// RegisterFile32Bits
module RegisterFile32Bits(DataIn,DataA,DataB,RdAddress1,RdAddress2,WrtAddress,clk,Reset,Wenable);
input[31:0]DataIn;
input clk,Reset,Wenable;
input [4:0]RdAddress1,RdAddress2,WrtAddress;
output [31:0]DataA,DataB;
wire [31:0] Load;
wire [31:0] Dout0;
wire [31:0] Dout1;
wire [31:0] Dout2;
wire [31:0] Dout3;
wire [31:0] Dout4;
wire [31:0] Dout5;
wire [31:0] Dout6;
wire [31:0] Dout7;
wire [31:0] Dout8;
wire [31:0] Dout9;
wire [31:0] Dout10;
wire [31:0] Dout11;
wire [31:0] Dout12;
wire [31:0] Dout13;
wire [31:0] Dout14;
wire [31:0] Dout15;
wire [31:0] Dout16;
wire [31:0] Dout17;
wire [31:0] Dout18;
wire [31:0] Dout19;
wire [31:0] Dout20;
wire [31:0] Dout21;
wire [31:0] Dout22;
wire [31:0] Dout23;
wire [31:0] Dout24;
wire [31:0] Dout25;
wire [31:0] Dout26;
wire [31:0] Dout27;
wire [31:0] Dout28;
wire [31:0] Dout29;
wire [31:0] Dout30;
wire [31:0] Dout31;
Fiveto32Decoder u00 (WrtAddress,Wenable,Load);
Register32bit uu0 (DataIn, Dout0, Load[0], Reset, clk);
Register32bit uu1 (DataIn, Dout1, Load[1], Reset, clk);
Register32bit uu2 (DataIn, Dout2, Load[2], Reset, clk);
Register32bit uu3 (DataIn, Dout3, Load[3], Reset, clk);
Register32bit uu4 (DataIn, Dout4, Load[4], Reset, clk);
Register32bit uu5 (DataIn, Dout5, Load[5], Reset, clk);
Register32bit uu6 (DataIn, Dout6, Load[6], Reset, clk);
Register32bit uu7 (DataIn, Dout7, Load[7], Reset, clk);
Register32bit uu8 (DataIn, Dout8, Load[8], Reset, clk);
Register32bit uu9 (DataIn, Dout9, Load[9], Reset, clk);
Register32bit uu10 (DataIn, Dout10, Load[10], Reset, clk);
  ...
clock: 3.81 ns
lec_check: 0
cap_margin: 20
core_margin: 2
core_utilization: 72
cts_cluster_diameter: 354
cts_cluster_size: 22
hold_slack_margin: 0.29
max_routing_layer: met4
setup_slack_margin: -0.29
slew_margin: 20
run.sh (not shown) runs the stock make flow with config.mk's settings and CLKGATE_MAP_FILE=.
The baseline finished but fails on negative setup slack.
Rerun with:
CAP_MARGIN = 35   (was 20)
CORE_UTILIZATION = 70   (was 72)
CTS_CLUSTER_DIAMETER = default   (was 354)
CTS_CLUSTER_SIZE = default   (was 22)
HOLD_SLACK_MARGIN = default   (was 0.29)
SETUP_SLACK_MARGIN = 0.52   (was -0.29)
clock period = 3.78 ns   (was 3.81 ns; I/O delays follow)
What happened: This time the run ended with an error in global routing (GRT-0232); synthesized area does not change; die size rises by a few percent; synthesized cell count does not change.
Rerun with:
CAP_MARGIN = 30   (was 35)
CTS_CLUSTER_SIZE = 25   (was default)
HOLD_SLACK_MARGIN = 0.29   (was default)
SETUP_SLACK_MARGIN = 0.51   (was 0.52)
The changed run aborted during global routing with GRT-0232.
Synthesized cell count does not change.
Area after synthesis does not change.
Die size is unchanged.
Rerun with:
CAP_MARGIN = 20   (was 30)
CORE_UTILIZATION = 61   (was 70)
CTS_CLUSTER_SIZE = 37   (was 25)
HOLD_SLACK_MARGIN = default   (was 0.29)
MAX_ROUTING_LAYER = default   (was met4)
SETUP_SLACK_MARGIN = 1.07   (was 0.51)
=> The new run finished with negative setup slack left. Area after synthesis is unchanged. Die area grows by about a fifth. Synthesized cell count is unchanged.

* * *

## build 1
RegisterFile32Bits again, from the RTL that the note above started with.
export LEC_CHECK = 0
export ABC_AREA = 0
export CAP_MARGIN = 15
export CELL_PAD_IN_SITES_GLOBAL_PLACEMENT = 1
export CORE_ASPECT_RATIO = 0.77
export CORE_MARGIN = 2
export CORE_UTILIZATION = 64
export CTS_CLUSTER_SIZE = 63
export MAX_ROUTING_LAYER = met5
export SETUP_SLACK_MARGIN = -0.25
export SLEW_MARGIN = 20
create_clock -name core_clock -period 3.86 [get_ports {clk}]
No crash in build 1: every stage finished, but the layout fails its final checks due to setup timing.
Inputs modified between build 1 and build 74:
Settings: removing ABC_AREA (formerly 0); changing MAX_ROUTING_LAYER from met5 to met4; removing CELL_PAD_IN_SITES_GLOBAL_PLACEMENT (formerly 1); removing CTS_CLUSTER_SIZE (formerly 63); changing CAP_MARGIN from 15 to 20; removing CORE_ASPECT_RATIO (formerly 0.77); changing CORE_UTILIZATION from 64 to 66; removing SETUP_SLACK_MARGIN (formerly -0.25); changing the clock period (ns, I/O delays scaled along) from 3.86 to 3.78.
### Flow results
Build 74 finished all stages; however, its layout fails the closing checks, the failures being setup timing. Delta (build 74 minus build 1): areal power density over the cells went up by 0.31%, leakage power figure went up by 0.00021 µW, via count of the first global-routing pass went up by 3.9%.
[inputs] build 15 vs build 74
Settings: SETUP_SLACK_MARGIN: unset -> -0.29; HOLD_SLACK_MARGIN: unset -> 0.29; MAX_ROUTING_LAYER: met4 -> unset; CTS_CLUSTER_SIZE: unset -> 22; CTS_CLUSTER_DIAMETER: unset -> 354; CORE_UTILIZATION: 66 -> 71; the clock period (ns, I/O delays scaled along): 3.78 -> 3.81.
### Flow results
Route | build 15 vs build 74 | wire shorter in build 15
On synthesized chip area reported by yosys, build 15 and build 74 are neck and neck.
In the flow results for build 15 and build 74, the relative area of clock buffers and inverters in the final design is smaller on build 15.
Build 15 vs build 74: number of global-route vias before repair down by a few percent
The lower register share of the cell area of build 15 and build 74 is in build 74.
The standard cells in build 15 occupy less silicon area than those in build 74 do.
Build 15: complete, dirty (setup timing)
Inputs modified between build 15 and build 13:
Settings: CORE_UTILIZATION: 71 -> 50; SETUP_SLACK_MARGIN: -0.29 -> unset; CTS_CLUSTER_SIZE: 22 -> unset; HOLD_SLACK_MARGIN: 0.29 -> unset; CTS_CLUSTER_DIAMETER: 354 -> unset; the clock period (ns, I/O delays scaled along): 3.81 -> 7.0.
## What came out
Build 13 reached the end of the flow, and the finished layout is clean on the timing, design-rule and antenna checks. Final area: build 13 lower than build 15. Re number of cells on the critical path: build 13 is 4 down on build 15. Relative to build 15, worst hold slack decreased by 20 ps in build 13. In the metrics for build 13 and build 15, the one carrying the higher via count is build 15.
Power figures rest on the tool's default switching activity, not on a simulated workload.
